==> run.sh <==
#!/bin/bash
# the make line also repeats each setting of config.mk as NAME=value (left out here)
make -C /OpenROAD-flow-scripts/flow DESIGN_CONFIG=/design/flow/config.mk WORK_HOME=/design/flow/orfs CLKGATE_MAP_FILE= finish
==> config.mk <==
export PLATFORM = sky130hd
export DESIGN_NAME = cpu
export DESIGN_NICKNAME = cpu
export VERILOG_FILES = /design/flow/design.v
export SDC_FILE = /design/flow/constraint.sdc
export NUM_CORES = 4
export LEC_CHECK = 0
export ABC_AREA = 1
export CAP_MARGIN = 20
export CORE_MARGIN = 2
export CORE_UTILIZATION = 71
export CTS_CLUSTER_DIAMETER = 205
export PLACE_DENSITY = 0.35
export SLEW_MARGIN = 20
==> constraint.sdc <==
create_clock -name core_clock -period 4.0 [get_ports {clock}]
set_input_delay 0.8000 -clock core_clock [delete_from_list [all_inputs] [get_ports {clock}]]
set_output_delay 0.8000 -clock core_clock [all_outputs]
set_load 0.01 [all_outputs]
==> design.v <==
module regfile(clock,raddr1,rout1,raddr2,rout2,wen,waddr,win);
    input clock;    
    input wen; 
    input [15:0] win;
    input [2:0] raddr1,raddr2;
    input [2:0] waddr;
    output [15:0] rout1,rout2;
    reg [15:0] ram[7:0];
    assign rout1 = ram[raddr1];
    assign rout2 = ram[raddr2];
    always @(posedge clock) 
    begin
        ram[0]<=16'b0;
        if (wen) 
        begin
            if(waddr!=0) ram[waddr]<= win;
        end
    end
endmodule
module fetch_module(clock,reset,brbus,inst,imem_addr,imem_data);
    input clock;
    input reset;
    input [17:0]brbus;
    output [11:0]imem_addr;  
    input [15:0]imem_data;   
    output [15:0]inst;  
    reg [15:0]inst;
    reg [15:0] pc;
    wire brbus_valid;  
    wire brbus_taken;  
    wire [15:0]brbus_offset;
    assign brbus_valid=brbus[17];
    assign brbus_taken=brbus[16];
    assign brbus_offset=brbus[15:0];
    wire [15:0]rom_out;
    assign imem_addr=pc[12:1];
    assign rom_out=imem_data;
    reg rom_en;
    always @(posedge clock) begin
        if(reset==1) begin
            rom_en<=0;
        end
        else begin
            rom_en<=1;
        end
    end
    always @(posedge clock) begin
        if(reset==1) begin
            pc<=0;
        end
        else if(brbus_taken==1) begin
            pc<=pc+brbus_offset;
        end
        else if(brbus_valid==1) begin
            pc<=pc+2;
        end
    end
    always @(posedge clock) begin
        if(reset==1) begin
            inst<=0;
        end
        else begin
            inst<=(rom_en==1)? rom_out:16'h0000;
        end
    end
endmodule  
module decode_module(clock,reset,inst,ex_dest,mem_dest,wb_dest,wbbus,brbus,idbus);
    input clock;
    input reset;
    input [15:0]inst;
    input [2:0] ex_dest,mem_dest,wb_dest;
    input [19:0]wbbus;
    output [55:0]idbus;
    reg [55:0] idbus;
    output [17:0]brbus;
    wire wbbus_valid;
    wire [2:0]wbbus_dest;
    wire [15:0]wbbus_value;
    reg idbus_valid;
    wire [3:0]idbus_op;
    wire [2:0]idbus_dest;
    wire [15:0]idbus_value1;
    wire [15:0]idbus_value2;
    wire [15:0]idbus_stvalue;
    reg brbus_valid;
    reg brbus_taken;
    reg [15:0]brbus_offset;
    assign wbbus_valid=wbbus[19];
    assign wbbus_dest=wbbus[18:16];
    assign wbbus_value=wbbus[15:0];
    reg [15:0] inst_save;
    reg inst_save_valid;
    always @(posedge clock) begin
        if(reset==1) begin
            inst_save<=0;
            inst_save_valid<=1'b0;
        end
        else begin
            if(brbus_valid==1) begin
                inst_save<=0;
                inst_save_valid<=1'b0;
            end
            else if(inst_save_valid==1'b0) begin
                inst_save<=inst;
                inst_save_valid<=1'b1;
            end
        end
    end
    reg [15:0] cur_inst;
    always @(*) begin
        if(inst_save_valid==0) begin
            cur_inst<=inst;
        end
        else begin
            cur_inst<=inst_save;
        end
    end
    reg [2:0]reg_rd_addr2;
    always @(*) begin
        if(cur_inst[15:12]==4'b1011) begin  
            reg_rd_addr2<=cur_inst[11:9];
        end
        else begin
            reg_rd_addr2<=cur_inst[5:3];
        end
    end
    regfile registers(.clock(clock),.raddr1(cur_inst[8:6]),.rout1(idbus_value1),.raddr2(reg_rd_addr2),
                .rout2(idbus_value2),.wen(wbbus_valid),.waddr(wbbus_dest),.win(wbbus_value));
    assign idbus_stvalue={{11{cur_inst[5]}},cur_inst[4:0]};
    assign idbus_op=cur_inst[15:12];
    assign idbus_dest=cur_inst[11:9];
    reg reset_over;
    always @(posedge clock) begin
        if(reset==1) begin
            reset_over<=0;
        end
        else begin
            reset_over<=1;
        end
    end
    always @(*) begin
        if(reset_over==1) begin
            brbus_valid<=1'b1;
        end
        else begin
            brbus_valid<=1'b0;
        end
        if((cur_inst[8:6]!=0)&&((cur_inst[8:6]==ex_dest)||(cur_inst[8:6]==mem_dest)||(cur_inst[8:6]==wb_dest))) begin
            brbus_valid<=1'b0;
        end
        if(cur_inst[15:14]!=4'b11) begin
            if((cur_inst[11:9]!=0)&&((cur_inst[11:9]==ex_dest)||(cur_inst[11:9]==mem_dest)||(cur_inst[11:9]==wb_dest))) begin
                brbus_valid<=1'b0;
            end
            if((cur_inst[15]==1'b0)||(cur_inst[15:12]==4'b1000)) begin
                if((cur_inst[5:3]!=0)&&((cur_inst[5:3]==ex_dest)||(cur_inst[5:3]==mem_dest)||(cur_inst[5:3]==wb_dest))) begin
                    brbus_valid<=1'b0;
                end
            end
        end
    end
    always @(*) begin
        brbus_taken<=1'b0;
        brbus_offset<=16'h0000;
        if(cur_inst[15:14]==2'b11) begin  
            if((cur_inst[8:6]==0)||((cur_inst[8:6]!=ex_dest)&&(cur_inst[8:6]!=mem_dest)&&(cur_inst[8:6]!=wb_dest))) begin
                case(cur_inst[10:9])
                    2'b00: begin  
                        if(idbus_value1==0) begin
                            brbus_taken<=1'b1;
                            brbus_offset<={{11{cur_inst[5]}},cur_inst[4:0]};
                        end
                    end
                    2'b01: begin  
                        if((idbus_value1[15]==0)&&(idbus_value1[14:0]!=0)) begin
                            brbus_taken<=1'b1;
                            brbus_offset<={{11{cur_inst[5]}},cur_inst[4:0]};
                        end
                    end
                    2'b10: begin  
                        if((idbus_value1[15]==1)||(idbus_value1==0)) begin
                            brbus_taken<=1'b1;
                            brbus_offset<={{11{cur_inst[5]}},cur_inst[4:0]};
                        end
                    end
                endcase
            end
        end
    end
    always @(posedge clock) begin
        if(reset==1) begin
            idbus_valid<=0;
        end
        else begin
            idbus_valid<=brbus_valid;
        end
    end
    assign brbus[17]=brbus_valid;
    assign brbus[16]=brbus_taken;
    assign brbus[15:0]=brbus_offset;
    always @(posedge clock) begin
        if(reset==1) begin
            idbus<=0;
        end
        else begin
            idbus[55]<=brbus_valid;
            idbus[54:51]<=idbus_op;
            idbus[50:48]<=idbus_dest;
            idbus[47:32]<=idbus_value1;
            idbus[31:16]<=idbus_value2;
            idbus[15:0]<=idbus_stvalue;
        end
    end
endmodule
module alu_module(clock,reset,idbus,exbus,ex_dest);
    input clock;
    input reset;
    input [55:0]idbus;
    output [39:0]exbus;
    reg [39:0]exbus;
    output [2:0]ex_dest;
    reg [2:0]ex_dest;
    wire idbus_valid;
    wire [3:0]idbus_op;
    wire [2:0]idbus_dest;
    wire [15:0]idbus_value1;
    wire [15:0]idbus_value2;
    wire [15:0]idbus_stvalue;
    reg exbus_valid;
    reg [3:0]exbus_op;
    reg [2:0]exbus_dest;
    reg [15:0]exbus_exresult;
    reg [15:0]exbus_stvalue;
    assign idbus_valid=idbus[55];
    assign idbus_op=idbus[54:51];
    assign idbus_dest=idbus[50:48];
    assign idbus_value1=idbus[47:32];
    assign idbus_value2=idbus[31:16];
    assign idbus_stvalue=idbus[15:0];
    always @(*) begin
        if(idbus_valid==1) begin
            ex_dest<=idbus_dest;
        end
        else begin
            ex_dest<=0;
        end
    end
    always @(*) begin
        exbus_valid<=0;
        exbus_op<=0;
        exbus_dest<=0;
        exbus_exresult<=16'h0000;
        exbus_stvalue<=16'h0000;
        if(idbus_valid==1'b1) begin
            exbus_valid<=1;
            exbus_op<=idbus_op;
            exbus_dest<=idbus_dest;
            case(idbus_op)
                4'b0001: begin  
                    exbus_exresult<=idbus_value1+idbus_value2;
                end
                4'b0010: begin  
                    exbus_exresult<=idbus_value1-idbus_value2;
                end
                4'b0011: begin  
                    exbus_exresult<=idbus_value1&idbus_value2;
                end
                4'b0100: begin  
                    exbus_exresult<=idbus_value1|idbus_value2;
                end
                4'b0101: begin  
                    exbus_exresult<=~idbus_value1;
                end
                4'b0110: begin  
                    exbus_exresult<=idbus_value1<<idbus_value2[3:0];
                end
                4'b0111: begin  
                    exbus_exresult<=(~(16'hffff>>idbus_value2[3:0]))|(idbus_value1>>idbus_value2[3:0]);
                end
                4'b1000: begin  
                    exbus_exresult<=idbus_value1>>idbus_value2[3:0];
                end
                4'b1001: begin  
                    exbus_exresult<=idbus_value1+idbus_stvalue;
                end
                4'b1010: begin  
                    exbus_exresult<=idbus_value1+idbus_stvalue;
                end
                4'b1011: begin  
                    exbus_exresult<=idbus_value1+idbus_stvalue;
                    exbus_stvalue<=idbus_value2;
                end
            endcase
        end
    end
    always @(posedge clock) begin
        if(reset==1) begin
            exbus<=0;
        end
        else begin
            exbus[39]<=exbus_valid;
            exbus[38:35]<=exbus_op;
            exbus[34:32]<=exbus_dest;
            exbus[31:16]<=exbus_exresult;
            exbus[15:0]<=exbus_stvalue;
        end
    end
endmodule 
module mem_module(clock,reset,exbus,membus,mem_dest,dmem_addr,dmem_we,dmem_wdata,dmem_rdata);
    input clock;
    input reset;
    output [11:0]dmem_addr;   
    output dmem_we;           
    output [15:0]dmem_wdata;  
    input [15:0]dmem_rdata;   
    input [39:0]exbus;
    output [39:0]membus;
    reg [39:0] membus;
    output [2:0]mem_dest;
    reg [2:0]mem_dest;
    wire exbus_valid;
    wire [3:0]exbus_op;
    wire [2:0]exbus_dest;
    wire [15:0]exbus_exresult;
    wire [15:0]exbus_stvalue;
    wire membus_valid;
    wire [3:0]membus_op;
    wire [2:0]membus_dest;
    wire [15:0]membus_exresult;
    wire [15:0]membus_memresult;
    assign exbus_valid=exbus[39];
    assign exbus_op=exbus[38:35];
    assign exbus_dest=exbus[34:32];
    assign exbus_exresult=exbus[31:16];
    assign exbus_stvalue=exbus[15:0];
    always @(*) begin
        if(exbus_valid==1) begin
            mem_dest<=exbus_dest;
        end
        else begin
            mem_dest<=0;
        end
end
    reg rd_wr;  
    always @(*) begin
        rd_wr<=0;
        if(exbus_op==4'b1011) begin  
            rd_wr<=1;
        end
    end
    assign membus_valid=exbus_valid;
    assign membus_op=exbus_op;
    assign membus_dest=exbus_dest;
    assign membus_exresult=exbus_exresult;
    assign dmem_addr=exbus_exresult[11:0];
    assign dmem_we=rd_wr;
    assign dmem_wdata=exbus_stvalue;
    assign membus_memresult=dmem_rdata;
    always @(posedge clock) begin
        if(reset==1) begin
            membus<=0;
        end
        else begin
            membus[39]<=membus_valid;
            membus[38:35]<=membus_op;
            membus[34:32]<=membus_dest;
            membus[31:16]<=membus_exresult;
            membus[15:0]<=membus_memresult;
        end
    end
endmodule 
module wb_module(clock,reset,membus,wbbus,wb_dest);
    input clock;
    input reset;
    input [39:0]membus;
    output [19:0]wbbus;
    reg [19:0]wbbus;
    output [2:0]wb_dest;
    reg [2:0]wb_dest;
    wire membus_valid;
    wire [3:0]membus_op;
    wire [2:0]membus_dest;
    wire [15:0]membus_exresult;
    wire [15:0]membus_memresult;
    reg wbbus_valid;
    reg [2:0]wbbus_dest;
    reg [15:0]wbbus_value;
    assign membus_valid=membus[39];
    assign membus_op=membus[38:35];
    assign membus_dest=membus[34:32];
    assign membus_exresult=membus[31:16];
    assign membus_memresult=membus[15:0];
    always @(*) begin
        if(membus_valid==1) begin
            wb_dest<=membus_dest;
        end
        else begin
            wb_dest<=0;
        end
    end
    always @(*) begin
        wbbus_valid<=0;
        wbbus_dest<=0;
        wbbus_value<=0;
        if(membus_valid==1) begin
            if((membus_op[3]==1'b0)||((membus_op[3:2]==2'b10)&&(membus_op[1:0]!=2'b11))) begin
                wbbus_valid<=1;
                wbbus_dest<=membus_dest;
                wbbus_value<=(membus_op[3:1]==3'b101)? membus_memresult:membus_exresult;
            end
        end
    end
    always @(*) begin
        wbbus[19]<=wbbus_valid;
        wbbus[18:16]<=wbbus_dest;
        wbbus[15:0]<=wbbus_value;
    end
endmodule
module cpu(clock,reset,imem_addr,imem_data,dmem_addr,dmem_we,dmem_wdata,dmem_rdata);
    input clock;
    input reset;
    output [11:0]imem_addr;
    input [15:0]imem_data;
    output [11:0]dmem_addr;
    output dmem_we;
    output [15:0]dmem_wdata;
    input [15:0]dmem_rdata;
    wire [17:0]brbus;
    wire [15:0]inst;
    wire [2:0] ex_dest,mem_dest,wb_dest;
    wire [19:0]wbbus;
    wire [55:0]idbus;
    wire [39:0]exbus;
    wire [39:0]membus;
    fetch_module fetch(.clock(clock),.reset(reset),.brbus(brbus),.inst(inst),.imem_addr(imem_addr),.imem_data(imem_data));
    decode_module decode(.clock(clock),.reset(reset),.inst(inst),.ex_dest(ex_dest),.mem_dest(mem_dest),
                        .wb_dest(wb_dest),.wbbus(wbbus),.brbus(brbus),.idbus(idbus));
    alu_module alu(.clock(clock),.reset(reset),.idbus(idbus),.exbus(exbus),.ex_dest(ex_dest));
    mem_module mem(.clock(clock),.reset(reset),.exbus(exbus),.membus(membus),.mem_dest(mem_dest),
                   .dmem_addr(dmem_addr),.dmem_we(dmem_we),.dmem_wdata(dmem_wdata),.dmem_rdata(dmem_rdata));
    wb_module wb(.clock(clock),.reset(reset),.membus(membus),.wbbus(wbbus),.wb_dest(wb_dest));
endmodule
==> flow_summary.yaml, run 1 <==
# physical design summary
power:
  pg_seq_mw: 3.39
  power_switching_mw: 2.30
  power-top-group: "registers"
  combPwrFrac_pct: 18.5
  p_leak_nw: 8.02
  switching_share_pct: 29.6
  power.density_mw_per_mm2: 420
  p_comb_mw: 1.44
  total_power_mw: 7.77
  ir_worst_vdd_v: 0.000422
  pwr-share-clk_pct: 37.9
  p_seq_share_pct: 43.6
  p_clk_mw: 2.94
  internal_power_mw: 5.47
setup_path:
  crit_family: "simple AND/OR/NAND/NOR gates"
  critPathArrivalTime_ns: 4.55
  path_class: "reg2reg"
  reg2reg_slack_ns: -0.04
  r2r-end: "fetch.pc[6]"
  slowest_stage: "fa_1"
  worstSetupEndpointType: "flop"
  r2r_start: "decode.inst_save_valid"
  crit_fanout: 35
  crit_top_cell: "nand2_1"
  cp_slowest_stage_delay_ns: 0.42
  worstPathRequired_ns: 4.52
  cp_num_buf_inv: 3
  start_kind: "flop"
  cp.depth: 25
  startpoint: "decode.inst_save_valid"
  endpoint: "fetch.pc[6]"
  r2r_cells: 25
global_routing:
  antenna_found_initial: 0
  grt_pass1_wl_mm: 81.8
  grtUsageTotal_pct: 43.2
  grt_pass1_vias: 15300
  grt_max_degree: 75
  gr-total-overflow: 0
timing:
  relSlewSlack_pct: 34.0
  setup_viol_count_final: 1
  finalMaxSlewViolations: 0
  grt_setup_unrepaired: "yes"
  tightestPinTransition_ns: 0.988
  clock_skew_ns: 0.0286
  max_clock_freq_mhz: 248
  finalHoldViolCount: 0
  period_needed_ns: 4.04
  whs_ns: 0.435
  period_used_pct: 101
  fin_ws_ns: -0.0376
synthesis:
  yosysUniqueCellTypes: 57
  yosysSeqAreaShare_pct: 43.6
  async_flop_share_pct: 0
  logic_family: "simple AND/OR/NAND/NOR gates"
  synth_top_cell_by_count: "nand2_1"
  yosysTopAreaCell: "dfxtp_1"
  synth.avg_cell_area_um2: 7.51
  yosys_cells: 2185
  ys.flop_type: "dfxtp_1"
  synth-simple-area-share_pct: 25.3
  ys_warn_count: 6
  area_leaders: "dfxtp_1, edfxtp_1, nand2_1"
  mux_share_pct: 0.427
  synthXorXnorAreaFrac_pct: 2.67
  syn_inst: 2185
  aoi_share_pct: 14.0
  syn_area_mm2: 0.0164
  top_cell_area_share_pct: 23.1
  ys_area_mm2: 0.0164
  ys_ff: 301
  synthTopCellsByCount: "nand2_1, inv_1, nor2_1"
  ys_sh_adder_pct: 2.69
  edf_count: 112
cts:
  clk_pin_slew_worst_paths_ns: 0.07
  clockBufferDepth: 3
  cts_made_buffers: 30
  clock-sinks: 301
  cts_tree: "done"
  clockRootBuffer: "clkbuf_16"
  clkLatencyLatePin_ns: 0.58
  htreeDepth: 1
floorplan:
  core_area_mm2: 0.0226
  num_rows: 55
  fp-utilization_pct: 72.4
  die-area_mm2: 0.0243
  die-width_um: 156
  fp.dieH_um: 156
  ioPinCount: 75
status:
  status: "failed layout checks"
  check.faults: "setup timing"
placed_design:
  hpwl_mm: 35.3
  placed_cells: 2469
  io_buffers: 74
  place.gp.congestion: 1.08
worst_hold_path:
  hold_path.class: "reg2reg"
  hold_depth: 2
  whs_endpoint: "mem.membus[30]"
  worstHoldStart: "alu.exbus[30]"
drt:
  vias: 16400
  drtIter0Drc: 2742
  routed_wirelength_mm: 54.6
  via_per_inst: 6.47
  wl_per_cell_um: 21.6
  ant_nets: 0
  drc: 0
  num_antenna_cells: 0
  first_pass_iters: 9
layout:
  final_cells: 2531
  area_delta_synth_final_pct: 12.6
  fin_nets: 2290
  fillers: 1367
run:
  drv_cap: 0
  warnings: 31
[metal layers]
| layer | vias to the layer above | global-route usage, % | part of all wire [%] |
|---|---|---|---|
| met1 | 7336 | 55.9 | 35 |
| met4 | 0 | 21.9 | 6.8 |
| met2 | 1487 | 69.4 | 44 |
| met5 | - | 0 | 0 |
| li1 | 7188 | - | - |
| met3 | 353 | 8.69 | 14 |
[metrics by stage]
step | cell area [um2] | utilization [%] | TNS [ns] | worst slack, ns
floorplan | 16500 | - | 0 | 0.523
global placement | 17300 | 76.3 | 0 | 0.173
detailed placement | 17300 | 76.3 | 0 | 0.0281
CTS | 18300 | 81.0 | 0 | 0.0630
global route | 18500 | 81.6 | -0.471 | -0.153
finish | 18500 | 81.6 | -0.0376 | -0.0376
[repair_timing]
action,4_1_cts,5_1_grt
gates cloned,0,1
hold buffers,0,0
endpoints found under the setup margin,3,14
endpoints found under the hold margin,0,0
setup buffers,0,4
pin swaps,0,1
resized,1,18
[layout make-up]
| class | instances | area, um2 | area share [%] |
|---|---|---|---|
| clock buffer | 45 | 913 | 4.95 |
| tap | 285 | 357 | 1.93 |
| inverter | 293 | 1100 | 5.95 |
| clock inverter | 11 | 149 | 0.806 |
| sequential | 301 | 7150 | 38.7 |
| timing repair buffer | 131 | 1280 | 6.93 |
| multi-input combinational | 1465 | 7520 | 40.7 |
==> inputs of run 2 (changes only) <==
- ABC_AREA: 1 -> unset
- CORE_UTILIZATION: 71 -> 30
- CTS_CLUSTER_DIAMETER: 205 -> unset
- PLACE_DENSITY: 0.35 -> unset
- clock period: 4.0 -> 9.08 ns (I/O delays scaled with it)
==> flow_summary.yaml, run 2 <==
# physical design summary
cts:
  htreeDepth: 2
  clockRootBuffer: "clkbuf_16"
  postCtsHoldBufs: 0
  clk_pin_slew_worst_paths_ns: 0.06
  cts-resized-gates: 0
  cts_setup_buffers: 0
  clockBufferDepth: 3
  cts_tree: "done"
  cts_made_buffers: 34
  clock-sinks: 301
  clkLatencyLatePin_ns: 0.53
global_routing:
  gr-total-overflow: 0
  antenna_found_initial: 1
  grt_pass1_vias: 12100
  grt_max_degree: 82
  grt_pass1_wl_mm: 71.7
  grtUsageTotal_pct: 17.1
run:
  drv_cap: 0
  warnings: 28
placed_design:
  placed_area_mm2: 0.0170
  pre_cts_ws_ns: 2.17
  place.gp.congestion: 0.982
  io_buffers: 74
  placed_cells: 2246
  hpwl_mm: 33.1
synthesis:
  synth_top_cell_by_count: "nor2_1"
  synth.avg_cell_area_um2: 9.92
  async_flop_share_pct: 0
  synth-simple-area-share_pct: 16.1
  yosys_cells: 1587
  yosysTopAreaCell: "dfxtp_1"
  logic_family: "simple AND/OR/NAND/NOR gates"
  top_cell_area_share_pct: 24.0
  area_leaders: "dfxtp_1, edfxtp_1, mux4_2"
  synthTopCellsByCount: "nor2_1, dfxtp_1, edfxtp_1"
  yosysSeqAreaShare_pct: 45.4
  aoi_share_pct: 15.5
  ys.flop_type: "dfxtp_1"
  syn_area_mm2: 0.0157
  ys_ff: 301
  ys_sh_adder_pct: 2.80
  ys_area_mm2: 0.0157
  ys_warn_count: 6
  edf_count: 112
  synthXorXnorAreaFrac_pct: 2.89
  yosysUniqueCellTypes: 76
  mux_share_pct: 12.2
  syn_inst: 1587
setup_path:
  slowest_stage: "mux2_4"
  worstPathRequired_ns: 9.45
  r2r_start: "fetch.inst[6]"
  critPathArrivalTime_ns: 7.34
  start_kind: "flop"
  cp_num_buf_inv: 1
  cp_slowest_stage_delay_ns: 0.80
  r2r-end: "fetch.pc[12]"
  path_cells: "mux2_4 -> mux4_2 -> mux2i_1 -> nand4_1 -> nor4_2 -> mux2i_1 -> buf_4 -> and2_1 -> nor2_1 -> ha_1 -> fa_1 -> a21oi_1 -> o21ai_0 -> and2_1 -> o41ai_1 -> o21ai_0 -> o41ai_1 -> xor2_1 -> a211o_1 -> o211ai_2"
  path_class: "reg2reg"
  startpoint: "fetch.inst[6]"
  endpoint: "fetch.pc[12]"
  r2r_cells: 20
  cp.depth: 20
  reg2reg_slack_ns: 2.11
  worstSetupEndpointType: "flop"
  crit_family: "multiplexers"
  crit_fanout: 49
drt:
  routed_wirelength_mm: 46.8
  via_per_inst: 5.36
  num_antenna_cells: 0
  drtIter0Drc: 1087
  drc: 0
  ant_nets: 0
  first_pass_iters: 6
  wl_per_cell_um: 20.3
  vias: 12400
timing:
  setup_viol_count_final: 0
  grt_setup_unrepaired: "no"
  period_used_pct: 76.7
  max_clock_freq_mhz: 143
  relSlewSlack_pct: 27.1
  clock_skew_ns: 0.0300
  tightestPinTransition_ns: 1.09
  tns_ns: 0
  fin_ws_ns: 2.11
  finalHoldViolCount: 0
  period_needed_ns: 6.97
  finalMaxSlewViolations: 0
  whs_ns: 0.461
power:
  internal_power_mw: 2.41
  p_clk_mw: 1.36
  p_leak_nw: 6.60
  power-top-group: "registers"
  switching_share_pct: 26.3
  total_power_mw: 3.27
  pg_seq_mw: 1.47
  power.density_mw_per_mm2: 181
  p_seq_share_pct: 45.0
  p_comb_mw: 0.433
  power_switching_mw: 0.859
  ir_worst_vdd_v: 0.000104
  pwr-share-clk_pct: 41.7
  combPwrFrac_pct: 13.3
layout:
  utilization_pct: 35.1
  final_cells: 2309
  fin_nets: 1671
  area_delta_synth_final_pct: 14.9
  final_area_mm2: 0.0181
floorplan:
  fp-utilization_pct: 30.5
  core_area_mm2: 0.0516
  ioPinCount: 75
  num_rows: 83
  die-width_um: 233
  die-area_mm2: 0.0543
  fp.dieH_um: 233
worst_hold_path:
  whs_endpoint: "mem.membus[29]"
  hold_depth: 1
  worstHoldStart: "alu.exbus[29]"
  hold_path.class: "reg2reg"
status:
  status: "no timing/DRC/antenna violations"
-- run 2: layout make-up --
cell class / instances / area, um2
Multi-Input combinational cell: 1141 / 7940
Clock buffer: 50 / 978
Sequential cell: 301 / 7150
Inverter: 24 / 90.1
Tap cell: 680 / 851
Fill cell: 5085 / 33500
Timing Repair Buffer: 101 / 948
Clock inverter: 12 / 138
-- run 2: layer usage --
metal | global-route usage (%) | part of all wire (%)
met5 | 0 | 0
met4 | 7.29 | 4.1
met3 | 2.98 | 6.0
met2 | 28.2 | 47
met1 | 22.0 | 43
==> inputs of run 3 (changes only) <==
- ABC_AREA: unset -> 1
- CELL_PAD_IN_SITES_DETAIL_PLACEMENT: unset -> 1
- CELL_PAD_IN_SITES_GLOBAL_PLACEMENT: unset -> 2
- CORE_UTILIZATION: 30 -> 40
- GPL_ROUTABILITY_DRIVEN: unset -> 0
- GPL_TIMING_DRIVEN: unset -> 0
- MAX_ROUTING_LAYER: unset -> met4
- MIN_ROUTING_LAYER: unset -> met1
- SETUP_SLACK_MARGIN: unset -> 0.24
- SLEW_MARGIN: 20 -> 35
- clock period: 9.08 -> 8.0 ns (I/O delays scaled with it)
==> flow_summary.yaml, run 3 <==
# physical design summary
drt:
  ant_nets: 0
  via_per_inst: 5.51
  first_pass_iters: 5
  wl_per_cell_um: 23.3
  routed_wirelength_mm: 67.1
  drtIter0Drc: 1298
  vias: 15900
  num_antenna_cells: 0
  drc: 0
synthesis:
  top_cell_area_share_pct: 23.1
  area_leaders: "dfxtp_1, edfxtp_1, nand2_1"
  syn_inst: 2185
  ys_sh_adder_pct: 2.69
  synthXorXnorAreaFrac_pct: 2.67
  logic_family: "simple AND/OR/NAND/NOR gates"
  synth-simple-area-share_pct: 25.3
  ys.flop_type: "dfxtp_1"
  yosysUniqueCellTypes: 57
  synthTopCellsByCount: "nand2_1, inv_1, nor2_1"
  yosys_cells: 2185
  ys_warn_count: 6
  synth_top_cell_by_count: "nand2_1"
  synth.avg_cell_area_um2: 7.51
  mux_share_pct: 0.427
  yosysTopAreaCell: "dfxtp_1"
  aoi_share_pct: 14.0
  ys_ff: 301
  yosysSeqAreaShare_pct: 43.6
  edf_count: 112
  async_flop_share_pct: 0
  syn_area_mm2: 0.0164
  ys_area_mm2: 0.0164
global_routing:
  grt_pass1_wl_mm: 100
  grt_pass1_vias: 16100
  gr-total-overflow: 0
  grtUsageTotal_pct: 32.9
  grt_max_degree: 15
  antenna_found_initial: 0
floorplan:
  die-width_um: 206
  core_area_mm2: 0.0406
  fp.dieH_um: 206
  num_rows: 74
  die-area_mm2: 0.0426
  ioPinCount: 75
  fp-utilization_pct: 40.4
setup_path:
  crit_family: "AND-OR/OR-AND gates"
  reg2reg_slack_ns: 2.39
  r2r-end: "alu.exbus[29]"
  critPathArrivalTime_ns: 5.99
  worstSetupEndpointType: "flop"
  endpoint: "alu.exbus[29]"
  path_cells: "inv_1 -> clkbuf_1 -> buf_1 -> ha_1 -> inv_1 -> nor3_1 -> nor3_1 -> a211oi_1 -> a21oi_1 -> ha_1 -> a21oi_1 -> o211ai_1 -> a21oi_1 -> o21ai_0 -> a21boi_0 -> nor2_1 -> nor2_1 -> nand2_1 -> a21oi_1"
  cp.depth: 19
  cp_num_buf_inv: 4
  r2r_start: "decode.idbus[17]"
  start_kind: "flop"
  slowest_stage: "nor3_1"
  cp_slowest_stage_delay_ns: 0.61
  worstPathRequired_ns: 8.38
  path_class: "reg2reg"
  crit_fanout: 10
  startpoint: "decode.idbus[17]"
  crit_top_cell: "a21oi_1"
  r2r_cells: 19
cts:
  clockRootBuffer: "clkbuf_16"
  cts_made_buffers: 37
  cts-resized-gates: 0
  postCtsHoldBufs: 0
  clk_pin_slew_worst_paths_ns: 0.06
  clkLatencyLatePin_ns: 0.55
  htreeDepth: 2
  clockBufferDepth: 3
  cts_setup_buffers: 0
  cts_tree: "done"
  clock-sinks: 301
timing:
  clock_skew_ns: 0.0199
  finalHoldViolCount: 0
  max_clock_freq_mhz: 178
  period_needed_ns: 5.61
  tns_ns: 0
  setup_viol_count_final: 0
  finalMaxSlewViolations: 0
  period_used_pct: 70.1
  tightestPinTransition_ns: 0.916
  grt_setup_unrepaired: "no"
  relSlewSlack_pct: 38.9
placed_design:
  io_buffers: 74
  hpwl_mm: 50.8
  placed_area_mm2: 0.0181
power:
  pwr-share-clk_pct: 40.6
  power-top-group: "registers"
  p_leak_nw: 8.29
  p_clk_mw: 1.68
  power_switching_mw: 1.29
  ir_worst_vdd_v: 0.000156
  switching_share_pct: 31.0
  power.density_mw_per_mm2: 215
  p_comb_mw: 0.775
  internal_power_mw: 2.86
  combPwrFrac_pct: 18.7
  pg_seq_mw: 1.69
  p_seq_share_pct: 40.8
worst_hold_path:
  hold_depth: 2
  whs_endpoint: "mem.membus[28]"
  worstHoldStart: "alu.exbus[28]"
  hold_path.class: "reg2reg"
status:
  status: "no timing/DRC/antenna violations"
run:
  drv_cap: 0
  warnings: 30
layout:
  area_delta_synth_final_pct: 17.8
  fin_nets: 2391
  fillers: 5047
  utilization_pct: 47.5
  final_area_mm2: 0.0193
[run 3: per-layer routing]
metal  part of all wire, %  vias to the layer above  GRT usage, %  routed length [um]
met5                     0                        -             -                   0
met2                    44                      618          49.7               29300
li1                      -                     7401             -                   -
met3                   7.7                      147          6.78                5180
met1                    44                     7716          43.0               29600
met4                   4.4                        0          13.2                2960
[run 3: final cells by class]
class | count | area, um2 | share of cell area, %
tap | 532 | 666 | 3.45
timing repair buffer | 84 | 928 | 4.81
buffer | 141 | 759 | 3.93
sequential | 301 | 7150 | 37.0
clock buffer | 52 | 1050 | 5.46
clock inverter | 14 | 149 | 0.771
inverter | 293 | 1100 | 5.69
multi-input combinational | 1465 | 7510 | 38.9
[run 3: metrics by stage]
| stage | instances | hold WS, ns | power, mW | worst slack [ns] |
|---|---|---|---|---|
| 2_1_floorplan | 2200 | 0.388 | 2.17 | 4.52 |
| 3_3_place_gp | 2806 | 0.412 | 2.47 | 2.68 |
| 3_5_place_dp | 2816 | 0.411 | 2.48 | 2.63 |
| 4_1_cts | 2882 | 0.420 | 4.16 | 2.60 |
| 5_1_grt | 2882 | 0.432 | 4.31 | 2.10 |
| 6_report | 2882 | 0.420 | 4.15 | 2.39 |
==> inputs of run 4 (changes only) <==
- CAP_MARGIN: 20 -> 10
- CELL_PAD_IN_SITES_DETAIL_PLACEMENT: 1 -> 0
- CELL_PAD_IN_SITES_GLOBAL_PLACEMENT: 2 -> unset
- CORE_UTILIZATION: 40 -> 39
- CTS_CLUSTER_SIZE: unset -> 90
- GPL_ROUTABILITY_DRIVEN: 0 -> 1
- GPL_TIMING_DRIVEN: 0 -> 1
- HOLD_SLACK_MARGIN: unset -> 0.18
- MAX_ROUTING_LAYER: met4 -> unset
- MIN_ROUTING_LAYER: met1 -> unset
- PLACE_DENSITY_LB_ADDON: unset -> 0.29
- SETUP_SLACK_MARGIN: 0.24 -> unset
- SLEW_MARGIN: 35 -> 20
- TNS_END_PERCENT: unset -> 55
- clock period: 8.0 -> 8.7 ns (I/O delays scaled with it)
==> flow_summary.yaml, run 4 <==
# physical design summary
status:
  status: "no timing/DRC/antenna violations"
setup_path:
  r2r-end: "fetch.pc[9]"
  critPathArrivalTime_ns: 6.32
  crit_fanout: 57
  path_class: "reg2reg"
  endpoint: "fetch.pc[9]"
  r2r_cells: 24
  start_kind: "flop"
  worstSetupEndpointType: "flop"
  reg2reg_slack_ns: 2.87
  worstPathRequired_ns: 9.19
  cp_slowest_stage_delay_ns: 0.58
  slowest_stage: "dfxtp_1"
  path_cells: "inv_2 -> nand2_2 -> nand2_2 -> buf_4 -> nand2_1 -> nand3_1 -> nand2_1 -> nand2_1 -> nand2_1 -> nor2_1 -> nand2_1 -> nor2_4 -> nand2_1 -> nand2_4 -> nand3_4 -> nor2_1 -> ha_1 -> a21oi_1 -> o21ai_0 -> a21oi_1 -> o211a_1 -> xor2_1 -> nor2_1 -> nor2_1"
  r2r_start: "decode.inst_save_valid"
  crit_top_cell: "nand2_1"
  crit_family: "simple AND/OR/NAND/NOR gates"
  cp_num_buf_inv: 2
  startpoint: "decode.inst_save_valid"
  cp.depth: 24
synthesis:
  top_cell_area_share_pct: 23.1
  synth-simple-area-share_pct: 25.3
  syn_inst: 2185
  synth.avg_cell_area_um2: 7.51
  ys_area_mm2: 0.0164
  synthTopCellsByCount: "nand2_1, inv_1, nor2_1"
  area_leaders: "dfxtp_1, edfxtp_1, nand2_1"
  yosysUniqueCellTypes: 57
  logic_family: "simple AND/OR/NAND/NOR gates"
  yosysTopAreaCell: "dfxtp_1"
  mux_share_pct: 0.427
  yosys_cells: 2185
  ys_warn_count: 6
  ys_ff: 301
  async_flop_share_pct: 0
  synthXorXnorAreaFrac_pct: 2.67
  edf_count: 112
  aoi_share_pct: 14.0
  synth_top_cell_by_count: "nand2_1"
  yosysSeqAreaShare_pct: 43.6
  syn_area_mm2: 0.0164
  ys_sh_adder_pct: 2.69
  ys.flop_type: "dfxtp_1"
global_routing:
  busiest_layer: "met2"
  grt_pass1_vias: 14300
  globalRouteMet2Util_pct: 39.7
  grtUsageMet1_pct: 32.4
  antenna_found_initial: 2
  gr-total-overflow: 0
  grt_util_met3_pct: 4.30
  grtUsageTotal_pct: 24.6
  grt_pass1_wl_mm: 82.6
  grt_max_degree: 129
cts:
  clkLatencyLatePin_ns: 0.56
  cts_made_buffers: 35
  clockRootBuffer: "clkbuf_16"
  clk_pin_slew_worst_paths_ns: 0.06
  clock-sinks: 301
  clockBufferDepth: 3
  postCtsHoldBufs: 0
  cts_tree: "done"
  htreeDepth: 2
  cts-resized-gates: 0
  cts_setup_buffers: 0
layout:
  fin_nets: 2264
  utilization_pct: 44.4
  area_delta_synth_final_pct: 13.0
  final_cells: 2760
placed_design:
  place.gp.congestion: 0.980
  hpwl_mm: 37.5
  io_buffers: 74
  placed_cells: 2698
power:
  internal_power_mw: 2.60
  ir_worst_vdd_v: 0.000124
  switching_share_pct: 29.3
  total_power_mw: 3.68
  power_switching_mw: 1.08
  p_leak_nw: 7.89
  power.density_mw_per_mm2: 198
  p_comb_mw: 0.622
  p_clk_mw: 1.50
  pg_seq_mw: 1.56
  pwr-share-clk_pct: 40.7
  combPwrFrac_pct: 16.9
  p_seq_share_pct: 42.3
  power-top-group: "registers"
timing:
  finalMaxSlewViolations: 0
  period_needed_ns: 5.83
  tightestPinTransition_ns: 1.20
  whs_ns: 0.411
  setup_viol_count_final: 0
  clock_skew_ns: 0.0415
  finalHoldViolCount: 0
  tns_ns: 0
  period_used_pct: 67.0
  grt_setup_unrepaired: "no"
  relSlewSlack_pct: 19.5
  max_clock_freq_mhz: 172
drt:
  routed_wirelength_mm: 53.8
  wl_per_cell_um: 19.5
  ant_nets: 0
  vias: 15000
  num_antenna_cells: 0
  drc: 0
  drtIter0Drc: 1284
  first_pass_iters: 5
  via_per_inst: 5.43
worst_hold_path:
  whs_endpoint: "mem.membus[29]"
  hold_depth: 2
  hold_path.class: "reg2reg"
  worstHoldStart: "alu.exbus[29]"
run:
  warnings: 30
  drv_cap: 0
floorplan:
  fp.dieH_um: 209
  num_rows: 75
  die-width_um: 209
  die-area_mm2: 0.0437
  ioPinCount: 75
  core_area_mm2: 0.0418
  fp-utilization_pct: 39.3
==> run 4: final cells by class <==
class	count	area (um2)
well taps	539	674
clock buffers	47	1030
clock inverters	15	156
inverters	293	1100
repair buffers	100	935
fillers	4182	23200
multi-input cells	1465	7480
flip-flops and latches	301	7150
==> run 4: per-stage QoR <==
step | area [um2] | setup WS [ns]
after floorplan | 16500 | 5.22
after global routing | 18500 | 2.23
after CTS | 18500 | 2.91
final | 18500 | 2.87
after global placement | 17300 | 3.05
after detailed placement | 17300 | 2.93
==> run 4: metal layers <==
metal | up-vias | routed length, um
met5 | - | 0
met4 | 0 | 2190
met3 | 123 | 3990
met2 | 608 | 24400
met1 | 7106 | 23200
li1 | 7139 | -
==> inputs of run 5 (changes only) <==
- CORE_ASPECT_RATIO: unset -> 1.14
- CORE_UTILIZATION: 39 -> 70
- CTS_CLUSTER_DIAMETER: unset -> 103
- CTS_CLUSTER_SIZE: 90 -> 20
- HOLD_SLACK_MARGIN: 0.18 -> -0.09
- SETUP_SLACK_MARGIN: unset -> 0.57
- TNS_END_PERCENT: 55 -> 100
- clock period: 8.7 -> 4.0 ns (I/O delays scaled with it)
==> flow_summary.yaml, run 5 <==
# implementation run metrics
placed_design:
  hpwl_mm: 37.7
  io_buffers: 74
  pre_cts_ws_ns: -0.0309
  place.gp.congestion: 1.09
global_routing:
  grtUsageTotal_pct: 71.6
  gr-total-overflow: 16
synthesis:
  synthXorXnorAreaFrac_pct: 2.67
  syn_inst: 2185
  ys_area_mm2: 0.0164
  ys_warn_count: 6
  logic_family: "simple AND/OR/NAND/NOR gates"
  yosys_cells: 2185
  synth.avg_cell_area_um2: 7.51
  syn_area_mm2: 0.0164
  ys_sh_adder_pct: 2.69
  yosysSeqAreaShare_pct: 43.6
  aoi_share_pct: 14.0
  mux_share_pct: 0.427
  synth_top_cell_by_count: "nand2_1"
  ys_ff: 301
  synthTopCellsByCount: "nand2_1, inv_1, nor2_1"
  edf_count: 112
  area_leaders: "dfxtp_1, edfxtp_1, nand2_1"
  async_flop_share_pct: 0
  ys.flop_type: "dfxtp_1"
  top_cell_area_share_pct: 23.1
  yosysTopAreaCell: "dfxtp_1"
  synth-simple-area-share_pct: 25.3
  yosysUniqueCellTypes: 57
floorplan:
  num_rows: 59
  die-width_um: 147
  fp-utilization_pct: 71.4
  core_area_mm2: 0.0230
  fp.dieH_um: 167
  ioPinCount: 75
  die-area_mm2: 0.0247
cts:
  cts_made_buffers: 19
  clock-sinks: 301
  htreeDepth: 1
  clockRootBuffer: "clkbuf_16"
  clockBufferDepth: 3
status:
  haltStage: "global routing"
  status: "did not finish"
  firstError: "[ERROR GRT-0232] Routing congestion too high. Check the congestion heatmap in the GUI."
==> run 5: metal layers <==
layer	global-route usage, %	overflow
met5	20.4	0
met4	71.2	11
met3	53.6	2
met2	89.6	3
met1	72.2	0
==> run 5: repair_timing <==
item                                    in CTS
cloned                                       6
pin swaps                                   44
endpoints found under the setup margin      18
setup buffers                               18
gates resized                               93
endpoints found under the hold margin        0
hold buffers                                 0
==> run 5: stage by stage <==
stage	cells	instance area, um2	TNS [ns]	total power, mW	utilization, %
floorplan	2200	16500	0	4.34	-
global placement	2504	17400	0	4.77	75.7
detailed placement	2504	17400	-0.0514	4.80	75.7
CTS	2556	18600	0	6.79	81.1
==> inputs of run 6 (changes only) <==
- CORE_ASPECT_RATIO: 1.14 -> unset
- PLACE_DENSITY: unset -> 0.35
- PLACE_DENSITY_LB_ADDON: 0.29 -> unset
- TNS_END_PERCENT: 100 -> 60
==> flow_summary.yaml, run 6 <==
# implementation run metrics
status:
  status: "did not finish"
  haltStage: "global routing"
  firstError: "[ERROR GRT-0232] Routing congestion too high. Check the congestion heatmap in the GUI."
synthesis:
  synth.avg_cell_area_um2: 7.51
  synth_top_cell_by_count: "nand2_1"
  synthXorXnorAreaFrac_pct: 2.67
  mux_share_pct: 0.427
  edf_count: 112
  yosysTopAreaCell: "dfxtp_1"
  yosysSeqAreaShare_pct: 43.6
  top_cell_area_share_pct: 23.1
  synth-simple-area-share_pct: 25.3
  ys.flop_type: "dfxtp_1"
  yosys_cells: 2185
  synthTopCellsByCount: "nand2_1, inv_1, nor2_1"
  logic_family: "simple AND/OR/NAND/NOR gates"
  ys_ff: 301
  area_leaders: "dfxtp_1, edfxtp_1, nand2_1"
  ys_warn_count: 6
  async_flop_share_pct: 0
  yosysUniqueCellTypes: 57
  aoi_share_pct: 14.0
  ys_sh_adder_pct: 2.69
  syn_area_mm2: 0.0164
  ys_area_mm2: 0.0164
  syn_inst: 2185
global_routing:
  gr-total-overflow: 51
  grtUsageTotal_pct: 76.5
placed_design:
  hpwl_mm: 36.1
  io_buffers: 74
  place.gp.congestion: 1.03
  placed_cells: 2512
cts:
  htreeDepth: 1
  clockBufferDepth: 3
  clock-sinks: 301
  clockRootBuffer: "clkbuf_16"
  cts_made_buffers: 19
floorplan:
  fp-utilization_pct: 70.5
  die-area_mm2: 0.0247
  die-width_um: 157
  core_area_mm2: 0.0233
  num_rows: 56
  fp.dieH_um: 157
  ioPinCount: 75
## run 6: metrics by stage
stage               setup WS [ns]  hold WS [ns]  instance area, um2
CTS                         0.453         0.418               19200
detailed placement        -0.0719         0.411               17400
global placement            0.161         0.399               17400
floorplan                   0.567         0.388               16500
## run 6: repair_timing
| action | in CTS |
|---|---|
| pin swaps | 44 |
| gates resized | 86 |
| setup buffers | 95 |
| gates cloned | 4 |
| setup endpoints to repair | 16 |
| hold buffers | 0 |
## run 6: routing by layer
| layer | overflow | track usage [%] |
|---|---|---|
| met1 | 1 | 78.3 |
| met2 | 15 | 90.2 |
| met3 | 0 | 63.5 |
| met4 | 35 | 74.8 |
| met5 | 0 | 25.1 |
==> inputs of run 7 (changes only) <==
- ABC_AREA: 1 -> unset
- CAP_MARGIN: 10 -> 20
- CELL_PAD_IN_SITES_DETAIL_PLACEMENT: 0 -> unset
- CORE_UTILIZATION: 70 -> 64
- CTS_CLUSTER_DIAMETER: 103 -> unset
- CTS_CLUSTER_SIZE: 20 -> unset
- GPL_ROUTABILITY_DRIVEN: 1 -> unset
- GPL_TIMING_DRIVEN: 1 -> unset
- HOLD_SLACK_MARGIN: -0.09 -> unset
- PLACE_DENSITY: 0.35 -> unset
- SETUP_SLACK_MARGIN: 0.57 -> unset
- TNS_END_PERCENT: 60 -> unset
- clock period: 4.0 -> 4.19 ns (I/O delays scaled with it)
==> flow_summary.yaml, run 7 <==
# physical design summary
cts:
  cts_tree: "done"
  htreeDepth: 1
  postCtsHoldBufs: 0
  cts_made_buffers: 30
  clkLatencyLatePin_ns: 0.60
  clockRootBuffer: "clkbuf_16"
  clockBufferDepth: 3
  clk_pin_slew_worst_paths_ns: 0.07
  clock-sinks: 301
timing:
  finalMaxSlewViolations: 0
  finalHoldViolCount: 0
  relSlewSlack_pct: 26.0
  period_used_pct: 118
  clock_skew_ns: 0.0560
  fin_ws_ns: -0.774
  max_clock_freq_mhz: 201
  grt_setup_unrepaired: "yes"
  tightestPinTransition_ns: 1.11
  setup_viol_count_final: 10
  period_needed_ns: 4.96
status:
  check.faults: "setup timing"
  status: "failed layout checks"
layout:
  logic_area_mm2: 0.00818
  regArea_mm2: 0.00715
  area_delta_synth_final_pct: 20.1
  fillers: 1628
  final_cells: 2077
  fin_nets: 1797
  utilization_pct: 78.0
drt:
  routed_wirelength_mm: 47.8
  drtIter0Drc: 1534
  vias: 13400
  via_per_inst: 6.45
  ant_nets: 0
  num_antenna_cells: 0
  first_pass_iters: 8
  drc: 0
  wl_per_cell_um: 23.0
setup_path:
  cp_num_buf_inv: 2
  crit_family: "AND-OR/OR-AND gates"
  path_class: "reg2reg"
  cp_slowest_stage_delay_ns: 0.72
  worstSetupEndpointType: "flop"
  r2r-end: "fetch.pc[12]"
  r2r_cells: 22
  path_cells: "buf_4 -> nor2b_1 -> o21ai_0 -> o211ai_1 -> a21oi_2 -> nand4_1 -> nor4_2 -> buf_4 -> mux2i_4 -> and2_4 -> nor2_4 -> ha_4 -> fa_2 -> a21oi_2 -> o21ai_1 -> and2_4 -> o41ai_4 -> o21ai_2 -> o41ai_2 -> xor2_1 -> a211o_1 -> o211ai_2"
  reg2reg_slack_ns: -0.77
  critPathArrivalTime_ns: 5.45
  crit_fanout: 11
  r2r_start: "decode.inst_save_valid"
  start_kind: "flop"
  worstPathRequired_ns: 4.68
  slowest_stage: "nor2b_1"
  startpoint: "decode.inst_save_valid"
  endpoint: "fetch.pc[12]"
  cp.depth: 22
synthesis:
  syn_inst: 1587
  synthXorXnorAreaFrac_pct: 2.89
  mux_share_pct: 12.2
  top_cell_area_share_pct: 24.0
  ys.flop_type: "dfxtp_1"
  ys_ff: 301
  yosysSeqAreaShare_pct: 45.4
  ys_sh_adder_pct: 2.80
  logic_family: "simple AND/OR/NAND/NOR gates"
  async_flop_share_pct: 0
  ys_area_mm2: 0.0157
  aoi_share_pct: 15.5
  ys_warn_count: 6
  yosysUniqueCellTypes: 76
  synth.avg_cell_area_um2: 9.92
  edf_count: 112
  yosys_cells: 1587
  area_leaders: "dfxtp_1, edfxtp_1, mux4_2"
  synth_top_cell_by_count: "nor2_1"
  syn_area_mm2: 0.0157
  synthTopCellsByCount: "nor2_1, dfxtp_1, edfxtp_1"
  synth-simple-area-share_pct: 16.1
  yosysTopAreaCell: "dfxtp_1"
power:
  pg_seq_mw: 3.18
  pwr-share-clk_pct: 38.9
  p_seq_share_pct: 45.5
  p_comb_mw: 1.10
  power.density_mw_per_mm2: 371
  p_leak_nw: 7.31
  internal_power_mw: 5.10
  power_switching_mw: 1.90
  switching_share_pct: 27.2
  ir_worst_vdd_v: 0.000441
  p_clk_mw: 2.72
  combPwrFrac_pct: 15.7
  power-top-group: "registers"
placed_design:
  place.gp.congestion: 0.970
  io_buffers: 74
  pre_cts_ws_ns: -0.822
  placed_cells: 1996
  hpwl_mm: 32.4
floorplan:
  die-area_mm2: 0.0259
  ioPinCount: 75
  core_area_mm2: 0.0242
  die-width_um: 161
  num_rows: 57
  fp.dieH_um: 161
  fp-utilization_pct: 64.9
global_routing:
  antenna_found_initial: 1
  grt_pass1_wl_mm: 72.9
  grtUsageTotal_pct: 36.3
  gr-total-overflow: 0
  grt_pass1_vias: 12900
  grt_max_degree: 79
worst_hold_path:
  hold_path.class: "reg2reg"
  whs_endpoint: "mem.membus[29]"
  worstHoldStart: "alu.exbus[29]"
  hold_depth: 1
run:
  drv_cap: 0
  warnings: 34
## run 7: cell type report
type | count | area share (%)
Clock inverter | 19 | 1.10
Timing Repair inverter | 2 | 0.0530
Timing Repair Buffer | 228 | 10.8
Multi-Input combinational cell | 1142 | 43.3
Tap cell | 324 | 2.14
Clock buffer | 37 | 4.22
Sequential cell | 301 | 37.8
Inverter | 24 | 0.516
## run 7: metrics by stage
step / power [mW] / cell area, um2 / hold slack (ns) / setup TNS (ns)
finish: 7.01 / 18900 / 0.441 / -5.05
global route: 7.20 / 18900 / 0.453 / -6.07
CTS: 6.96 / 18700 / 0.443 / -2.98
detailed placement: 4.26 / 17400 / 0.429 / -3.99
global placement: 4.24 / 17400 / 0.428 / -3.05
floorplan: 3.89 / 15900 / 0.414 / -1.82
## run 7: metal layers
metal / vias up / track usage (%) / wire [um]
met1: 6382 / 47.8 / 18800
met4: 0 / 14.0 / 2100
li1: 6025 / - / -
met5: - / 0 / 0
met3: 172 / 6.56 / 4610
met2: 811 / 60.0 / 22200
## run 7: repair_timing
| item | CTS | global route |
|---|---|---|
| buffers inserted | 15 | 6 |
| resized | 35 | 25 |
| pin swaps | 20 | 8 |
| setup endpoints to repair | 10 | 12 |
| cloned | 3 | 2 |
==> inputs of run 8 (changes only) <==
- CAP_MARGIN: 20 -> 0
- CORE_UTILIZATION: 64 -> 72
- CTS_CLUSTER_DIAMETER: unset -> 90
- CTS_CLUSTER_SIZE: unset -> 35
- PLACE_DENSITY_LB_ADDON: unset -> 0.27
- SETUP_SLACK_MARGIN: unset -> 0.89
- TNS_END_PERCENT: unset -> 5
- clock period: 4.19 -> 6.34 ns (I/O delays scaled with it)
==> flow_summary.yaml, run 8 <==
# physical design summary
status:
  status: "no timing/DRC/antenna violations"
synthesis:
  async_flop_share_pct: 0
  yosysTopAreaCell: "dfxtp_1"
  synth_top_cell_by_count: "nor2_1"
  ys_sh_adder_pct: 2.80
  yosysUniqueCellTypes: 76
  top_cell_area_share_pct: 24.0
  synthXorXnorAreaFrac_pct: 2.89
  synth-simple-area-share_pct: 16.1
  syn_area_mm2: 0.0157
  yosysSeqAreaShare_pct: 45.4
  ys_area_mm2: 0.0157
  mux_share_pct: 12.2
  ys_warn_count: 6
  synthTopCellsByCount: "nor2_1, dfxtp_1, edfxtp_1"
  yosys_cells: 1587
  synth.avg_cell_area_um2: 9.92
  area_leaders: "dfxtp_1, edfxtp_1, mux4_2"
  logic_family: "simple AND/OR/NAND/NOR gates"
  ys.flop_type: "dfxtp_1"
  ys_ff: 301
  syn_inst: 1587
  edf_count: 112
  aoi_share_pct: 15.5
floorplan:
  die-width_um: 152
  fp.dieH_um: 152
  fp-utilization_pct: 72.8
  die-area_mm2: 0.0231
  num_rows: 54
  ioPinCount: 75
  core_area_mm2: 0.0216
drt:
  via_per_inst: 6.95
  routed_wirelength_mm: 45.1
  wl_per_cell_um: 23.8
  drc: 0
  first_pass_iters: 7
  num_antenna_cells: 0
  drtIter0Drc: 1961
  ant_nets: 0
  vias: 13100
cts:
  clkLatencyLatePin_ns: 0.53
  cts_made_buffers: 13
  postCtsHoldBufs: 0
  clk_pin_slew_worst_paths_ns: 0.12
  cts_tree: "done"
  clockBufferDepth: 3
  clock-sinks: 301
  htreeDepth: 1
  clockRootBuffer: "clkbuf_16"
placed_design:
  place.gp.congestion: 0.989
  io_buffers: 74
  hpwl_mm: 31.4
global_routing:
  grt_pass1_vias: 12200
  antenna_found_initial: 0
  grt_pass1_wl_mm: 69.1
  gr-total-overflow: 0
  grt_max_degree: 85
  grtUsageTotal_pct: 37.8
setup_path:
  worstPathRequired_ns: 6.80
  r2r_start: "decode.inst_save_valid"
  path_class: "reg2reg"
  reg2reg_slack_ns: 1.15
  start_kind: "flop"
  endpoint: "fetch.pc[12]"
  slowest_stage: "fa_1"
  cp_slowest_stage_delay_ns: 0.45
  crit_family: "AND-OR/OR-AND gates"
  critPathArrivalTime_ns: 5.65
  crit_top_cell: "mux2i_2"
  path_cells: "buf_8 -> mux2_4 -> mux4_2 -> mux2i_2 -> nand4_1 -> nor4_4 -> mux2i_2 -> and2_4 -> buf_4 -> nor2_1 -> fa_1 -> a21oi_1 -> o21ai_0 -> and2_1 -> o41ai_4 -> o21ai_1 -> o41ai_2 -> xor2_1 -> a211o_1 -> o211ai_2"
  cp_num_buf_inv: 2
  r2r_cells: 20
  worstSetupEndpointType: "flop"
  cp.depth: 20
  crit_fanout: 21
  startpoint: "decode.inst_save_valid"
  r2r-end: "fetch.pc[12]"
layout:
  regArea_mm2: 0.00715
  fillers: 1319
  logic_area_mm2: 0.00804
  fin_nets: 1672
  utilization_pct: 79.5
  area_delta_synth_final_pct: 9.19
worst_hold_path:
  whs_endpoint: "mem.membus[22]"
  worstHoldStart: "alu.exbus[22]"
  hold_path.class: "reg2reg"
  hold_depth: 1
timing:
  period_needed_ns: 5.19
  finalMaxSlewViolations: 0
  relSlewSlack_pct: 25.0
  max_clock_freq_mhz: 193
  clock_skew_ns: 0.0584
  grt_setup_unrepaired: "no"
  period_used_pct: 81.8
  whs_ns: 0.433
  setup_viol_count_final: 0
  finalHoldViolCount: 0
  tns_ns: 0
  tightestPinTransition_ns: 1.12
run:
  drv_cap: 0
  warnings: 28
power:
  switching_share_pct: 28.1
  p_comb_mw: 0.646
  ir_worst_vdd_v: 0.000216
  power_switching_mw: 1.07
  p_clk_mw: 1.06
  p_seq_share_pct: 55.2
  power.density_mw_per_mm2: 222
  pg_seq_mw: 2.11
  p_leak_nw: 6.44
  internal_power_mw: 2.75
  combPwrFrac_pct: 16.9
  pwr-share-clk_pct: 27.9
  total_power_mw: 3.82
  power-top-group: "registers"
[run 8: timing repair]
action                     4_1_cts  5_1_grt
setup endpoints to repair        3        4
pin swaps                        0        5
gates resized                   11       16
cloned                           1        0
setup buffers                    0        7
[run 8: final cells by class]
| cell class | instances | share of cell area [%] |
|---|---|---|
| multi-input combinational | 1142 | 46.7 |
| sequential | 301 | 41.6 |
| timing repair buffer | 122 | 6.58 |
| clock buffer | 17 | 2.23 |
| tap | 280 | 2.04 |
| inverter | 24 | 0.524 |
| clock inverter | 5 | 0.306 |
[run 8: metal layers]
metal / up-vias / global-route usage (%) / share of wire [%]
met5: - / 0 / 0
met4: 0 / 15.6 / 5.8
met3: 242 / 5.82 / 12
met2: 1014 / 60.4 / 45
met1: 6136 / 52.3 / 37
li1: 5742 / - / -
[run 8: per-stage QoR]
step                area, um2  std cells  setup WS, ns
floorplan               15800       1602          1.18
global placement        16600       1861         0.596
detailed placement      16600       1861         0.394
CTS                     17100       1884         0.919
global route            17200       1891         0.869
finish                  17200       1891          1.15
==> inputs of run 9 (changes only) <==
- CAP_MARGIN: 0 -> 30
- CELL_PAD_IN_SITES_DETAIL_PLACEMENT: unset -> 0
- CORE_UTILIZATION: 72 -> 27
- CTS_CLUSTER_DIAMETER: 90 -> 245
- CTS_CLUSTER_SIZE: 35 -> unset
- GPL_ROUTABILITY_DRIVEN: unset -> 1
- GPL_TIMING_DRIVEN: unset -> 1
- MIN_ROUTING_LAYER: unset -> met2
- PLACE_DENSITY: unset -> 0.58
- PLACE_DENSITY_LB_ADDON: 0.27 -> unset
- SETUP_SLACK_MARGIN: 0.89 -> -0.26
- TNS_END_PERCENT: 5 -> unset
- clock period: 6.34 -> 6.63 ns (I/O delays scaled with it)
==> flow_summary.yaml, run 9 <==
# physical design summary
status:
  status: "no timing/DRC/antenna violations"
drt:
  ant_nets: 0
  drtIter0Drc: 4038
  routed_wirelength_mm: 51.6
  vias: 17100
  via_per_inst: 7.07
  first_pass_iters: 17
  drc: 0
  wl_per_cell_um: 21.3
synthesis:
  yosysSeqAreaShare_pct: 45.4
  yosys_cells: 1587
  yosysTopAreaCell: "dfxtp_1"
  aoi_share_pct: 15.5
  synthTopCellsByCount: "nor2_1, dfxtp_1, edfxtp_1"
  ys_sh_adder_pct: 2.80
  syn_inst: 1587
  mux_share_pct: 12.2
  ys.flop_type: "dfxtp_1"
  edf_count: 112
  ys_warn_count: 6
  synth-simple-area-share_pct: 16.1
  synth.avg_cell_area_um2: 9.92
  logic_family: "simple AND/OR/NAND/NOR gates"
  ys_ff: 301
  async_flop_share_pct: 0
  synthXorXnorAreaFrac_pct: 2.89
  area_leaders: "dfxtp_1, edfxtp_1, mux4_2"
  ys_area_mm2: 0.0157
  yosysUniqueCellTypes: 76
  syn_area_mm2: 0.0157
  synth_top_cell_by_count: "nor2_1"
  top_cell_area_share_pct: 24.0
floorplan:
  die-area_mm2: 0.0603
  ioPinCount: 75
  die-width_um: 245
  fp-utilization_pct: 27.3
  fp.dieH_um: 245
  core_area_mm2: 0.0577
  num_rows: 88
setup_path:
  path_class: "reg2reg"
  cp_slowest_stage_delay_ns: 0.72
  worstPathRequired_ns: 7.09
  slowest_stage: "dfxtp_1"
  r2r_cells: 19
  crit_family: "multiplexers"
  r2r_start: "decode.inst_save[6]"
  critPathArrivalTime_ns: 6.84
  cp.depth: 19
  worstSetupEndpointType: "flop"
  path_cells: "mux2_4 -> mux4_2 -> mux2i_1 -> nand4_1 -> nor4_2 -> mux2i_1 -> and2_1 -> buf_4 -> nor2_1 -> fa_1 -> a21oi_1 -> o21ai_0 -> and2_1 -> o41ai_1 -> o21ai_0 -> o41ai_1 -> xor2_1 -> a211o_1 -> o211ai_2"
  crit_fanout: 25
  reg2reg_slack_ns: 0.25
  start_kind: "flop"
  startpoint: "decode.inst_save[6]"
  cp_num_buf_inv: 1
  endpoint: "fetch.pc[12]"
  r2r-end: "fetch.pc[12]"
power:
  p_clk_mw: 1.94
  pwr-share-clk_pct: 42.2
  ir_worst_vdd_v: 0.000172
  p_seq_share_pct: 44.2
  p_leak_nw: 6.69
  power_switching_mw: 1.26
  internal_power_mw: 3.34
  power-top-group: "registers"
  total_power_mw: 4.60
  power.density_mw_per_mm2: 250
  switching_share_pct: 27.3
  combPwrFrac_pct: 13.5
  p_comb_mw: 0.623
  pg_seq_mw: 2.03
cts:
  clk_pin_slew_worst_paths_ns: 0.06
  cts_setup_buffers: 0
  clockBufferDepth: 3
  cts_tree: "done"
  clkLatencyLatePin_ns: 0.53
  clockRootBuffer: "clkbuf_16"
  cts-resized-gates: 0
  htreeDepth: 2
  cts_made_buffers: 34
  clock-sinks: 301
  postCtsHoldBufs: 0
placed_design:
  hpwl_mm: 36.3
  pre_cts_ws_ns: 0.592
  place.gp.congestion: 1.02
  io_buffers: 74
global_routing:
  grtUsageTotal_pct: 25.2
  gr-total-overflow: 0
  antenna_found_initial: 1
  grt_max_degree: 84
  grt_pass1_wl_mm: 77.0
  grt_pass1_vias: 18800
timing:
  relSlewSlack_pct: 28.1
  period_used_pct: 96.2
  clock_skew_ns: 0.0131
  finalMaxSlewViolations: 0
  tightestPinTransition_ns: 1.08
  setup_viol_count_final: 0
  fin_ws_ns: 0.252
  max_clock_freq_mhz: 157
  period_needed_ns: 6.38
  finalHoldViolCount: 0
  tns_ns: 0
run:
  warnings: 28
  drv_cap: 0
worst_hold_path:
  whs_endpoint: "mem.membus[29]"
  hold_path.class: "reg2reg"
  worstHoldStart: "alu.exbus[29]"
  hold_depth: 1
layout:
  logic_area_mm2: 0.00794
  area_delta_synth_final_pct: 16.8
  fin_nets: 1687
  regArea_mm2: 0.00715
  fillers: 5918
## run 9: stage by stage
step           area, um2  hold slack, ns  utilization [%]  std cells
6_report           18400           0.453             31.9       2416
5_1_grt            18400           0.480             31.9       2414
4_1_cts            18400           0.456             31.8       2408
3_5_place_dp       17200           0.430             29.8       2347
3_3_place_gp       17100           0.428             29.7       2341
2_1_floorplan      15800           0.414                -       1602
## run 9: layer usage
metal  vias to the layer above  GRT usage (%)  wire length [um]
met5                         -           11.6               719
met4                        26           6.20              5540
met3                       657           32.2             20300
met2                      4799           30.0             25000
met1                      5838              -                 0
li1                       5771              -                 -
## run 9: final cells by class
class | instances | share of cell area (%)
Sequential cell | 301 | 38.9
Tap cell | 765 | 5.21
Antenna cell | 7 | 0.0953
Clock inverter | 13 | 0.687
Clock buffer | 48 | 5.54
Multi-Input combinational cell | 1141 | 43.2
Inverter | 24 | 0.490
Timing Repair Buffer | 117 | 5.92
==> inputs of run 10 (changes only) <==
- CAP_MARGIN: 30 -> 20
- CELL_PAD_IN_SITES_DETAIL_PLACEMENT: 0 -> unset
- CORE_UTILIZATION: 27 -> 62
- CTS_CLUSTER_DIAMETER: 245 -> 292
- GPL_ROUTABILITY_DRIVEN: 1 -> unset
- GPL_TIMING_DRIVEN: 1 -> unset
- MIN_ROUTING_LAYER: met2 -> unset
- PLACE_DENSITY: 0.58 -> 0.36
- SETUP_SLACK_MARGIN: -0.26 -> unset
- clock period: 6.63 -> 4.42 ns (I/O delays scaled with it)
==> flow_summary.yaml, run 10 <==
# physical design summary
power:
  internal_power_mw: 4.83
  switching_share_pct: 27.0
  p_seq_share_pct: 45.8
  pwr-share-clk_pct: 38.9
  total_power_mw: 6.61
  pg_seq_mw: 3.02
  combPwrFrac_pct: 15.4
  power.density_mw_per_mm2: 352
  power-top-group: "registers"
  p_clk_mw: 2.57
  p_comb_mw: 1.02
  ir_worst_vdd_v: 0.000403
  power_switching_mw: 1.78
  p_leak_nw: 7.27
cts:
  clockBufferDepth: 3
  clockRootBuffer: "clkbuf_16"
  cts_made_buffers: 30
  postCtsHoldBufs: 0
  clk_pin_slew_worst_paths_ns: 0.07
  clkLatencyLatePin_ns: 0.57
  cts_tree: "done"
  clock-sinks: 301
  htreeDepth: 1
global_routing:
  grt_pass1_wl_mm: 70.8
  gr-total-overflow: 0
  grt_max_degree: 83
  antenna_found_initial: 0
  grtUsageTotal_pct: 34.5
  grt_pass1_vias: 12800
floorplan:
  fp.dieH_um: 163
  core_area_mm2: 0.0250
  fp-utilization_pct: 62.9
  num_rows: 58
  ioPinCount: 75
  die-area_mm2: 0.0267
  die-width_um: 163
synthesis:
  area_leaders: "dfxtp_1, edfxtp_1, mux4_2"
  yosysTopAreaCell: "dfxtp_1"
  top_cell_area_share_pct: 24.0
  logic_family: "simple AND/OR/NAND/NOR gates"
  synth_top_cell_by_count: "nor2_1"
  yosysUniqueCellTypes: 76
  ys_warn_count: 6
  edf_count: 112
  synthXorXnorAreaFrac_pct: 2.89
  yosysSeqAreaShare_pct: 45.4
  ys.flop_type: "dfxtp_1"
  synth-simple-area-share_pct: 16.1
  yosys_cells: 1587
  synthTopCellsByCount: "nor2_1, dfxtp_1, edfxtp_1"
  async_flop_share_pct: 0
  synth.avg_cell_area_um2: 9.92
  ys_area_mm2: 0.0157
  ys_sh_adder_pct: 2.80
  ys_ff: 301
  syn_inst: 1587
  aoi_share_pct: 15.5
  syn_area_mm2: 0.0157
  mux_share_pct: 12.2
drt:
  wl_per_cell_um: 22.1
  ant_nets: 0
  via_per_inst: 6.34
  first_pass_iters: 6
  num_antenna_cells: 0
  drtIter0Drc: 1727
  vias: 13200
  drc: 0
  routed_wirelength_mm: 45.9
timing:
  grt_setup_unrepaired: "yes"
  tns_ns: -1.26
  finalMaxSlewViolations: 0
  period_needed_ns: 4.78
  setup_viol_count_final: 6
  finalHoldViolCount: 0
  whs_ns: 0.460
  period_used_pct: 108
  max_clock_freq_mhz: 209
  fin_ws_ns: -0.365
  relSlewSlack_pct: 28.0
  tightestPinTransition_ns: 1.08
  clock_skew_ns: 0.0337
worst_hold_path:
  hold_depth: 1
  whs_endpoint: "mem.membus[31]"
  worstHoldStart: "alu.exbus[31]"
  hold_path.class: "reg2reg"
layout:
  area_delta_synth_final_pct: 19.2
  utilization_pct: 75.0
  fin_nets: 1793
  final_cells: 2079
  final_area_mm2: 0.0188
setup_path:
  worstSetupEndpointType: "flop"
  r2r_cells: 21
  critPathArrivalTime_ns: 5.24
  start_kind: "flop"
  cp_slowest_stage_delay_ns: 0.41
  r2r-end: "fetch.pc[12]"
  crit_family: "multiplexers"
  slowest_stage: "mux4_2"
  r2r_start: "decode.inst_save_valid"
  cp.depth: 21
  cp_num_buf_inv: 4
  reg2reg_slack_ns: -0.36
  path_class: "reg2reg"
  path_cells: "mux2_4 -> buf_6 -> mux4_2 -> mux2i_2 -> nand4_1 -> nor4_4 -> buf_4 -> mux2i_4 -> and2_4 -> buf_6 -> buf_12 -> nor2_1 -> ha_1 -> o21a_1 -> and2_4 -> o41ai_4 -> o21ai_2 -> o41ai_2 -> xor2_1 -> a211o_1 -> o211ai_2"
  crit_fanout: 7
  worstPathRequired_ns: 4.87
  endpoint: "fetch.pc[12]"
  startpoint: "decode.inst_save_valid"
placed_design:
  pre_cts_ws_ns: -0.664
  placed_area_mm2: 0.0174
  placed_cells: 2001
  hpwl_mm: 32.5
  place.gp.congestion: 1.00
  io_buffers: 74
status:
  status: "failed layout checks"
  check.faults: "setup timing"
run:
  warnings: 34
  drv_cap: 0
## run 10: final cells by class
| class | count | area, um2 |
|---|---|---|
| fill | 1783 | 6270 |
| clock inverter | 21 | 213 |
| multi-input combinational | 1142 | 8130 |
| sequential | 301 | 7150 |
| inverter | 24 | 90.1 |
| timing repair buffer | 226 | 1980 |
| tap | 330 | 413 |
| clock buffer | 35 | 790 |
## run 10: metal layers
metal / GRT usage [%] / routed length [um] / vias up
met3: 4.77 / 3650 / 133
met2: 57.9 / 22000 / 678
li1: - / - / 6030
met5: 0 / 0 / -
met1: 46.5 / 18700 / 6337
met4: 11.4 / 1510 / 0
## run 10: timing repair
action,4_1_cts,5_1_grt
resized,15,26
setup endpoints to repair,7,9
cloned,1,0
pin swaps,18,25
buffers inserted,16,6
Power figures rest on the tool's default switching activity, not on a simulated workload.
